==> job 3204: inputs <==
==> flow/design.v <==
`timescale 1ns/1ns
module ALU (
    input  logic clk,
    input  logic rst_n,
    input  logic [5:0] alu_op,
    input  logic word,
    input  logic [15:0] a,
    input  logic [15:0] b,
    input  logic cf_in,
    input  logic [4:0] shift_cnt,
    output logic [15:0] result
);
    logic [15:0] a_in, b_in;
    parameter ADD = 6'b000000;
    parameter SUB = 6'b000001;
    parameter CMP = 6'b000010;
    parameter INC = 6'b000011;
    parameter DEC = 6'b000100;
    parameter NEG = 6'b000101;
    parameter AND = 6'b000110;
    parameter OR = 6'b000111;
    parameter XOR = 6'b001000;
    parameter NOT = 6'b001001;
    parameter TEST = 6'b001010;
    parameter SHL = 6'b001011;
    parameter SHR = 6'b001100;
    parameter SAR = 6'b001101;
    parameter ROL = 6'b001110;
    parameter ROR = 6'b001111;
    parameter RCL = 6'b010000;
    parameter RCR = 6'b010001;
    parameter MUL = 6'b010010;
    parameter IMUL = 6'b010011;
    parameter DIV = 6'b010100;
    parameter IDIV = 6'b010101;
    always @(posedge clk or negedge rst_n) begin
        if (!rst_n) begin
            a_in <= 0;
            b_in <= 0;
        end else begin
            case(alu_op)
                ADD: begin
                    result <= a + b;
                end
                SUB: begin
                    result <= a - b;
                end
                CMP: begin
                    result <= a - b;
                end
                INC: begin
                    result <= a + 1;
                end
                DEC: begin
                    result <= a - 1;
                end
                NEG: begin
                    result <= 0 - a;
                end
                AND: begin
                    result <= a & b;
                end
                OR: begin
                    result <= a | b;
                end
                XOR: begin
                    result <= a ^ b;
                end
                NOT: begin
                    result <= ~a;
                end
                TEST: begin
                    result <= a & b;
                end
                SHL: begin
                    result <= a << shift_cnt;
                end
                SHR: begin
                    result <= a >> shift_cnt;
                end
                SAR: begin
                    result <= a >>> shift_cnt;
                end
                ROL: begin
                    result <= {a[15:0], a[15:0]};
                end
                ROR: begin
                    result <= {a[0], a[15:1]};
                end
                RCL: begin
                    result <= {a[15:0], cf_in};
                end
                RCR: begin
                    result <= {cf_in, a[15:0]};
                end
                MUL: begin
                    result <= a * b;    
                end
                IMUL: begin
                    result <= a * b;    
                end
                DIV: begin
                    result <= (b == 16'd0) ? 16'hFFFF : a / b;
                end
                IDIV: begin
                    result <= (b == 16'd0) ? 16'hFFFF : a / b;
                end
            endcase
        end
    end
endmodule
==> flow/run.sh <==
#!/bin/bash
# the make line also repeats each setting of config.mk as NAME=value (left out here)
make -C /OpenROAD-flow-scripts/flow DESIGN_CONFIG=/design/flow/config.mk WORK_HOME=/design/flow/orfs CLKGATE_MAP_FILE= finish
==> flow/config.mk <==
export PLATFORM = sky130hd
export DESIGN_NAME = ALU
export DESIGN_NICKNAME = ALU
export VERILOG_FILES = /design/flow/design.v
export SDC_FILE = /design/flow/constraint.sdc
export NUM_CORES = 4
export LEC_CHECK = 0
export ABC_AREA = 1
export CAP_MARGIN = 20
export CORE_MARGIN = 2
export CORE_UTILIZATION = 58
export HOLD_SLACK_MARGIN = 0.29
export SLEW_MARGIN = 20
export TNS_END_PERCENT = 5
==> flow/constraint.sdc <==
create_clock -name core_clock -period 56.3 [get_ports {clk}]
set_input_delay 11.2600 -clock core_clock [delete_from_list [all_inputs] [get_ports {clk}]]
set_output_delay 11.2600 -clock core_clock [all_outputs]
set_load 0.01 [all_outputs]
==> job 8826 (differences from job 3204) <==
--- a/flow/config.mk
+++ b/flow/config.mk
@@ -7,8 +7,7 @@
 export LEC_CHECK = 0
-export ABC_AREA = 1
 export CAP_MARGIN = 20
+export CELL_PAD_IN_SITES_GLOBAL_PLACEMENT = 1
+export CORE_ASPECT_RATIO = 0.57
 export CORE_MARGIN = 2
-export CORE_UTILIZATION = 58
-export HOLD_SLACK_MARGIN = 0.29
+export CORE_UTILIZATION = 40
 export SLEW_MARGIN = 20
-export TNS_END_PERCENT = 5
==> flow/constraint.sdc (replaced) <==
create_clock -name core_clock -period 100.0 [get_ports {clk}]
set_input_delay 20.0000 -clock core_clock [delete_from_list [all_inputs] [get_ports {clk}]]
set_output_delay 20.0000 -clock core_clock [all_outputs]
set_load 0.01 [all_outputs]
==> flow_summary_export.csv <==
group,metric,value,unit
run_status,status,"no timing/DRC/antenna violations",
cells_and_area,fin_util,0.628,
final_timing,worst_pin_slew,977,ps
final_timing,min_period,39730,ps
grt,grtUsageMet3,0.0426,
yosys,fa_ha_area_frac,0.287,
grt,grt_use_met1,0.461,
floorplanning,fp.dieH,170,um
setup_path,critical_path_depth,172,
(the above is from job 3204)
==> flow_summary_export.csv <==
group,metric,value,unit
run_status,status,"no timing/DRC/antenna violations",
setup_path,crit_start,"b[15]",
final_timing,min_period,53600,ps
floorplanning,fp.dieH,154,um
cts,cts_hold_buf,0,
floorplanning,initCoreUtil,0.410,
grt,grt_use_met1,0.538,
setup_path,critical_path_depth,108,
detailed_routing,drc,0,
setup_path,required,99960,ps
grt,grt_pass1_vias,16000,
cells_and_area,nNetsFinal,2533,
pwr,power.total,0.240,mW
grt,grtUsageMet3,0.102,
(the above is from job 8826)
Power figures rest on the tool's default switching activity, not on a simulated workload.
